==> flow/design.v (excerpt) <==
module lab4_2( 
              input wire      mode,
              input wire[2:0] opCode,
              input wire[3:0] value,
              input clk,
              input reset,
              output reg[9:0] result,
              output reg cacheFull,
              output reg invalidOp,
              output reg overflow);
Size: roughly 19000 sq um of cells after synthesis.
==> flow/config.mk <==
export PLATFORM = sky130hd
export DESIGN_NAME = lab4_2
export DESIGN_NICKNAME = lab4_2
export VERILOG_FILES = /design/flow/design.v
export SDC_FILE = /design/flow/constraint.sdc
export NUM_CORES = 4
export LEC_CHECK = 0
export ABC_AREA = 1
export CAP_MARGIN = 20
export CORE_MARGIN = 2
export CORE_UTILIZATION = 72
export PLACE_DENSITY = 0.36
export SETUP_SLACK_MARGIN = 1.89
export SLEW_MARGIN = 20
export TNS_END_PERCENT = 5
==> flow/constraint.sdc <==
create_clock -name core_clock -period 6.78 [get_ports {clk}]
set_input_delay 1.3560 -clock core_clock [delete_from_list [all_inputs] [get_ports {clk}]]
set_output_delay 1.3560 -clock core_clock [all_outputs]
set_load 0.01 [all_outputs]
run.sh (not shown) runs the stock make flow with config.mk's settings and CLKGATE_MAP_FILE=.
The first run ended with an error in 5_1_grt (GRT-0232).
Change:
==> flow/config.mk (replaced) <==
export PLATFORM = sky130hd
export DESIGN_NAME = lab4_2
export DESIGN_NICKNAME = lab4_2
export VERILOG_FILES = /design/flow/design.v
export SDC_FILE = /design/flow/constraint.sdc
export NUM_CORES = 4
export LEC_CHECK = 0
export CAP_MARGIN = 20
export CORE_MARGIN = 2
export CORE_UTILIZATION = 65
export SETUP_SLACK_MARGIN = 2.42
export SLEW_MARGIN = 20
==> flow/constraint.sdc (replaced) <==
create_clock -name core_clock -period 8.82 [get_ports {clk}]
set_input_delay 1.7640 -clock core_clock [delete_from_list [all_inputs] [get_ports {clk}]]
set_output_delay 1.7640 -clock core_clock [all_outputs]
set_load 0.01 [all_outputs]
Effect:
- The changed run finished but failed the layout checks on negative setup slack
- synthesized area rose by 2.0%
- die size rose by 13%
- synthesized cell count fell by about 23%
Change:
==> flow/config.mk (replaced) <==
export PLATFORM = sky130hd
export DESIGN_NAME = lab4_2
export DESIGN_NICKNAME = lab4_2
export VERILOG_FILES = /design/flow/design.v
export SDC_FILE = /design/flow/constraint.sdc
export NUM_CORES = 4
export LEC_CHECK = 0
export CAP_MARGIN = 30
export CORE_MARGIN = 2
export CORE_UTILIZATION = 40
export GPL_TIMING_DRIVEN = 0
export SLEW_MARGIN = 40
==> flow/constraint.sdc (replaced) <==
create_clock -name core_clock -period 7.44 [get_ports {clk}]
set_input_delay 1.4880 -clock core_clock [delete_from_list [all_inputs] [get_ports {clk}]]
set_output_delay 1.4880 -clock core_clock [all_outputs]
set_load 0.01 [all_outputs]
What happened:
- The changed run ran to the end with violations: negative setup slack
- setup slack got worse by 2100 ps
- design area hardly moves
- first-iteration DRC count went down by 23%
Change:
--- a/flow/config.mk
+++ b/flow/config.mk
@@ -6,7 +6,9 @@
 export NUM_CORES = 4
 export LEC_CHECK = 0
-export CAP_MARGIN = 30
+export CAP_MARGIN = 0
 export CORE_MARGIN = 2
-export CORE_UTILIZATION = 40
-export GPL_TIMING_DRIVEN = 0
-export SLEW_MARGIN = 40
+export CORE_UTILIZATION = 65
+export CTS_CLUSTER_DIAMETER = 29
+export MIN_ROUTING_LAYER = met1
+export SETUP_SLACK_MARGIN = 2.01
+export SLEW_MARGIN = 35
==> flow/constraint.sdc (replaced) <==
create_clock -name core_clock -period 7.35 [get_ports {clk}]
set_input_delay 1.4700 -clock core_clock [delete_from_list [all_inputs] [get_ports {clk}]]
set_output_delay 1.4700 -clock core_clock [all_outputs]
set_load 0.01 [all_outputs]
What happened: The changed run ran to the end with violations: negative setup slack. Hold slack is worse by 81 ps. Worst setup slack improves by 830 ps. Area after synthesis is unchanged. Sequential share of layout area shrinks by 1.5 points. Fmax is higher by 8.0%. Die area went down by 38%. Utilization grows by 36 points. Non-clock buffer count rose by 157.
Change:
==> flow/config.mk (replaced) <==
export PLATFORM = sky130hd
export DESIGN_NAME = lab4_2
export DESIGN_NICKNAME = lab4_2
export VERILOG_FILES = /design/flow/design.v
export SDC_FILE = /design/flow/constraint.sdc
export NUM_CORES = 4
export LEC_CHECK = 0
export CAP_MARGIN = 20
export CORE_MARGIN = 2
export CORE_UTILIZATION = 34
export SLEW_MARGIN = 20
==> flow/constraint.sdc (replaced) <==
create_clock -name core_clock -period 12.2 [get_ports {clk}]
set_input_delay 2.4400 -clock core_clock [delete_from_list [all_inputs] [get_ports {clk}]]
set_output_delay 2.4400 -clock core_clock [all_outputs]
set_load 0.01 [all_outputs]
Now the flow finished with timing, DRC and antenna clean; die area rises by about 90%; non-clock buffer count falls by 248; sequential share of layout area rises by 3.2 points; design area falls by 11%; worst hold slack is about the same; cell count rises by about 2.7%; synthesized cell count does not change; via count falls by 13%; flip-flop count does not change; global-route usage falls by 23 points.
Change:
--- a/flow/config.mk
+++ b/flow/config.mk
@@ -6,6 +6,11 @@
 export NUM_CORES = 4
 export LEC_CHECK = 0
+export ABC_AREA = 1
 export CAP_MARGIN = 20
 export CORE_MARGIN = 2
-export CORE_UTILIZATION = 34
+export CORE_UTILIZATION = 72
+export CTS_CLUSTER_SIZE = 100
+export PLACE_DENSITY = 0.36
+export SETUP_SLACK_MARGIN = 1.89
 export SLEW_MARGIN = 20
+export TNS_END_PERCENT = 5
==> flow/constraint.sdc (replaced) <==
create_clock -name core_clock -period 6.78 [get_ports {clk}]
set_input_delay 1.3560 -clock core_clock [delete_from_list [all_inputs] [get_ports {clk}]]
set_output_delay 1.3560 -clock core_clock [all_outputs]
set_load 0.01 [all_outputs]
What happened: This time the run died in 5_1_grt (GRT-0232). Die size goes down by 53%. Synthesized cell count grows by 30%. Synthesized area falls by 2.0%.

* * *

## run 1
The RTL this note starts from:
==> flow/design.v <==
		`timescale 1ns / 1ps
module lab4_2( 
              input wire      mode,
              input wire[2:0] opCode,
              input wire[3:0] value,
              input clk,
              input reset,
              output reg[9:0] result,
              output reg cacheFull,
              output reg invalidOp,
              output reg overflow);
	reg [2:0] opcode_array[0:31];
	reg [3:0] value_array[0:31];
	integer i;
	reg [10:0] counter;
	reg [10:0] counter2;
	reg [20:0] p0;
	reg [20:0] p1;
	reg [10:0] temp_for_p0_p1_change;	
	reg temp_for_bit_change;
	reg [6:0] PC;
	reg [6:0] begin_PC;
	reg flag;
    always @(posedge clk or posedge reset) begin 
		if(reset) begin
			for(i=0;i<32;i=i+1)begin
				opcode_array[i] = 0;
				value_array[i] = 0;
			end
		   invalidOp = 0;  
			cacheFull = 0;
			overflow = 0;
		   counter = 0;	  
		   counter2= 0;	  
		   p0 = 0;	  
		   p1 = 0;  
		   PC = 0;
		   flag = 0;
		   begin_PC = 0;
		   result = 0;
		end else begin
			if(mode == 1) begin 
				temp_for_p0_p1_change = p0;
			   if(opcode_array[PC] == 0) begin		  
					p0 = p0 + value_array[PC]; 			  
			   end
			   if(opcode_array[PC] == 1) begin
					p0 = p0 + p1 + value_array[PC];				  
			   end
			   if(opcode_array[PC] == 2) begin
					p0 = p0 * p1 + value_array[PC];					
			   end
			   if(opcode_array[PC] == 4) begin 
					counter2 = 0;
					for(i=0;i<10;i=i+1) begin			
						if(p0[i] == 1) counter2 = counter2 + 1; 						
					end			
					p0 = counter2;	  
			   end
			   if(opcode_array[PC] == 5) begin
					for(i=0;i<5;i=i+1) begin
						temp_for_bit_change = p0[i];			
						p0[i] = p0[9-i];			
						p0[9-i] = temp_for_bit_change;
					end
			   end
			   if(opcode_array[PC] == 6) begin					
					begin_PC = value_array[PC];
			   end
			   flag = 0;
			   for(i=10;i<21;i=i+1)begin				  
					if (p0[i] == 1) flag = 1;
					p0[i] = 0;
			   end
				if(flag == 0) begin		
					overflow = 0;	
				end	
				else begin	
					overflow = 1;	
				end
				PC = PC + 1;
				if(PC >= counter) begin  
					PC = begin_PC;			  
				end
				p1 = temp_for_p0_p1_change; 
				result = p0;
			end else begin 
				if(opCode == 3 || opCode == 7)begin	
					invalidOp = 1;	
				end else begin			
					invalidOp = 0;	
					if(counter > 31) begin		
						cacheFull = 1;		
					end else begin	
						opcode_array[counter] = opCode;	
						value_array[counter] = value;	
						counter = counter + 1;
					end
				end
			end
		end 		
    end
endmodule
Settings: LEC_CHECK=0, ABC_AREA=1, CAP_MARGIN=20, CORE_MARGIN=2, CORE_UTILIZATION=68, PLACE_DENSITY_LB_ADDON=0.2, SETUP_SLACK_MARGIN=2.23, SLEW_MARGIN=20; clock period 12.1 ns.
Having completed the whole flow, run 1 delivered a layout that passed the timing, design-rule and antenna checks.
The inputs of run 2 differ from those of run 1 as listed below.
==> flow/config.mk <==
export PLATFORM = sky130hd
export DESIGN_NAME = lab4_2
export DESIGN_NICKNAME = lab4_2
export VERILOG_FILES = /design/flow/design.v
export SDC_FILE = /design/flow/constraint.sdc
export NUM_CORES = 4
export LEC_CHECK = 0
export CAP_MARGIN = 0
export CORE_MARGIN = 2
export CORE_UTILIZATION = 65
export MIN_ROUTING_LAYER = met1
export SETUP_SLACK_MARGIN = -0.37
export SLEW_MARGIN = 35
==> flow/constraint.sdc <==
create_clock -name core_clock -period 7.35 [get_ports {clk}]
set_input_delay 1.4700 -clock core_clock [delete_from_list [all_inputs] [get_ports {clk}]]
set_output_delay 1.4700 -clock core_clock [all_outputs]
set_load 0.01 [all_outputs]
--- outcome ---
Summary — relative area of non-clock buffer cells in the final design, run 2 relative to run 1: higher, by 5.6 points.
Looking at final-layout clock-cell area share, run 2 sits below run 1.
Run 2 had finished all stages when the layout checks came back failing, citing setup timing.
Run 1 was carried through to the last stage, and its layout satisfied the timing, design-rule and antenna checks.
Relative to run 1, die outline width increased by 3.2% in run 2.
Re number of synthesized register bits: no difference whatsoever between run 1 and run 2.
Between run 2 and run 1, critical path depth is higher for run 1, run 2 comes in under that.
As of run 2, area reported by Yosys stat had risen by a few percent compared to run 1.

* * *

== P ==
// lab4_2: RTL as listed in full above, without the edits since
Settings: LEC_CHECK=0, ABC_AREA=1, CAP_MARGIN=20, CORE_MARGIN=2, CORE_UTILIZATION=71, CTS_CLUSTER_DIAMETER=271, CTS_CLUSTER_SIZE=15, MIN_ROUTING_LAYER=met1, PLACE_DENSITY_LB_ADDON=0.24, SLEW_MARGIN=30, TNS_END_PERCENT=5; clock period 9.14 ns.
Nothing crashed in P and all stages finished; the problem is that the final layout failed, the offending checks being setup timing.
The following lists how Q was set up differently from P:
Settings: TNS_END_PERCENT removed (was 5); CTS_CLUSTER_DIAMETER removed (was 271); PLACE_DENSITY_LB_ADDON removed (was 0.24); SETUP_SLACK_MARGIN newly set to 2.77; PLACE_DENSITY newly set to 0.35; the clock period (ns, I/O delays scaled along) changed from 9.14 to 9.28.
==> comparison <==
- Diff P..Q | starting density of the core | unchanged
- P → Q: total CTS buffers rose about 27%, cell area after synthesis saw little to no change.
- The remaining runs in P and Q completed every stage, whereas Q halted early.
- P: all stages done; final checks FAILED (setup timing).
- Re number of H-tree levels: no difference whatsoever between P and Q.
- HPWL after detailed placement in Q is about 3% below P.
- Total setup buffers inserted after CTS went up by more than half going from P to Q.
- Re synthesized cell count: no difference whatsoever between Q and P.
[inputs] R vs Q
Settings: TNS_END_PERCENT: unset -> 5; PLACE_DENSITY_LB_ADDON: unset -> 0.2; SETUP_SLACK_MARGIN: 2.77 -> 2.23; CTS_CLUSTER_SIZE: 15 -> unset; PLACE_DENSITY: 0.35 -> unset; CORE_UTILIZATION: 71 -> 72; MIN_ROUTING_LAYER: met1 -> unset; SLEW_MARGIN: 30 -> 20; the clock period (ns, I/O delays scaled along): 9.28 -> 7.47.
## What came out
Of the runs R and Q, none of them finished clean. For Q, the flow was terminated by a tool error in global routing and produced no final design. Comparing Q against R, there is no change at all in number of instances in the synthesized netlist. Re half-perimeter wire length after detailed placement: R and Q aren't equal, and the lower value belongs to Q. Diff R and Q: number of cells after detailed placement lower in Q. Max cell area reported after detailed placement across R and Q: R.
Setup changes, R to S
Settings: a change of CORE_UTILIZATION from 72 to 71; a deleted SETUP_SLACK_MARGIN that had been 2.23; an added MIN_ROUTING_LAYER of met1; a change of SLEW_MARGIN from 20 to 30; an added CTS_CLUSTER_SIZE of 31; an added HOLD_SLACK_MARGIN of 0.29; a deleted TNS_END_PERCENT that had been 5; a deleted PLACE_DENSITY_LB_ADDON that had been 0.2; an added PLACE_DENSITY of 0.67; a change of the clock period (ns, I/O delays scaled along) from 7.47 to 9.04.
## What came out
The remaining runs in R and S completed every stage, whereas S halted early. The log for S ends in global routing with error GRT-0232, so the run never completed. Site row count for S is higher than for R. Of R and S, the lower standard cell area after detailed placement belongs to S. Comparing R against S, there is no change at all in number of buffers created by CTS. Between R and S, the difference in number of synthesized register bits is negligible. Per the comparison of S with R, post-synth area from yosys stat shows no meaningful change, post-CTS repair timing setup buffer count shows an increase of 58, floorplan die width shows an increase of 0.69%, count of boundary I/O pins shows no meaningful change, setup slack after placement shows an increase of 0.93 ns. Comparing S with R, the placed cell count came out essentially unchanged. Summary: die area, S worse than R.
Here is what was changed in the inputs of T compared with S.
Settings: CORE_MARGIN changed from 2 to 10; ABC_AREA removed (was 1); CORE_UTILIZATION changed from 71 to 54; HOLD_SLACK_MARGIN removed (was 0.29); CTS_CLUSTER_SIZE removed (was 31); PLACE_DENSITY removed (was 0.67); PLACE_DENSITY_LB_ADDON newly set to 0.24; the clock period (ns, I/O delays scaled along) changed from 9.04 to 13.4.
==> comparison <==
- S and T: one clean run, T; the rest did not finish clean.
- The log for S ends in global routing with error GRT-0232, so the run never completed.
- Delta (T minus S): number of nets at floorplan down about 21%, instance area at placement down about 6%.
- On number of library cell types mapped by synthesis: T sits above S.
- Looking at horizontal extent of the die, T sits about 25% higher than S does.
- Going from S to T, the die area was enlarged.

* * *

Starts from the design.v that is shown in full above.
==> flow/config.mk <==
export PLATFORM = sky130hd
export DESIGN_NAME = lab4_2
export DESIGN_NICKNAME = lab4_2
export VERILOG_FILES = /design/flow/design.v
export SDC_FILE = /design/flow/constraint.sdc
export NUM_CORES = 4
export LEC_CHECK = 0
export ABC_AREA = 1
export CAP_MARGIN = 20
export CORE_MARGIN = 2
export CORE_UTILIZATION = 72
export PLACE_DENSITY = 0.36
export SETUP_SLACK_MARGIN = 1.89
export SLEW_MARGIN = 20
export TNS_END_PERCENT = 5
==> flow/constraint.sdc <==
create_clock -name core_clock -period 10.5 [get_ports {clk}]
set_input_delay 2.1000 -clock core_clock [delete_from_list [all_inputs] [get_ports {clk}]]
set_output_delay 2.1000 -clock core_clock [all_outputs]
set_load 0.01 [all_outputs]
The baseline finished with negative setup slack left.
Change:
ABC_AREA = default   (was 1)
CTS_CLUSTER_SIZE = 32   (was default)
PLACE_DENSITY = default   (was 0.36)
PLACE_DENSITY_LB_ADDON = 0.15   (was default)
SETUP_SLACK_MARGIN = -1.01   (was 1.89)
TNS_END_PERCENT = default   (was 5)
clock period = 10.1 ns   (was 10.5 ns; I/O delays follow)
The changed run finished but fails on negative setup slack.
Setup slack got worse by 1.2 ns.
Clock skew stays flat.
Count of clock-buffer cells in the layout decreases by 2.
Sequential share of layout area goes down by 0.57 points.
Fmax is lower by 7.1%.
Design area came out higher by 2.1%.
Non-clock buffer count climbs by 51.
Via count shrinks by 11%.
Wire length increases by 4.6%.
Synthesized area climbs by 2.0%.
Change:
ABC_AREA = 1   (was default)
CTS_CLUSTER_SIZE = 74   (was 32)
PLACE_DENSITY_LB_ADDON = 0.29   (was 0.15)
SETUP_SLACK_MARGIN = default   (was -1.01)
SLEW_MARGIN = 40   (was 20)
clock period = 11.2 ns   (was 10.1 ns; I/O delays follow)
After rerunning: With this change the flow went through all stages and came out clean. Routed wire length goes down by 10%. First-iteration DRC count goes down by 11%. Design area goes down by 8.5%. Worst hold slack hardly moves. Count of clock-buffer cells in the layout goes down by 2.
Change:
ABC_AREA = default   (was 1)
CORE_UTILIZATION = 40   (was 72)
CTS_CLUSTER_SIZE = default   (was 74)
MAX_ROUTING_LAYER = met4   (was default)
MIN_ROUTING_LAYER = met2   (was default)
PLACE_DENSITY_LB_ADDON = 0.17   (was 0.29)
SLEW_MARGIN = 20   (was 40)
clock period = 12.5 ns   (was 11.2 ns; I/O delays follow)
Result: The changed run completed with no timing, DRC or antenna violations. Via count came out higher by about 14%. Hold slack hardly moves. Design area went up by 5.5%. Worst setup slack gains 0.11 ns. Clock-buffer cell count went up by 8. Utilization shrinks by 36 points. Synthesized area rises by about 2%. Final cell count goes down by 6.9%.
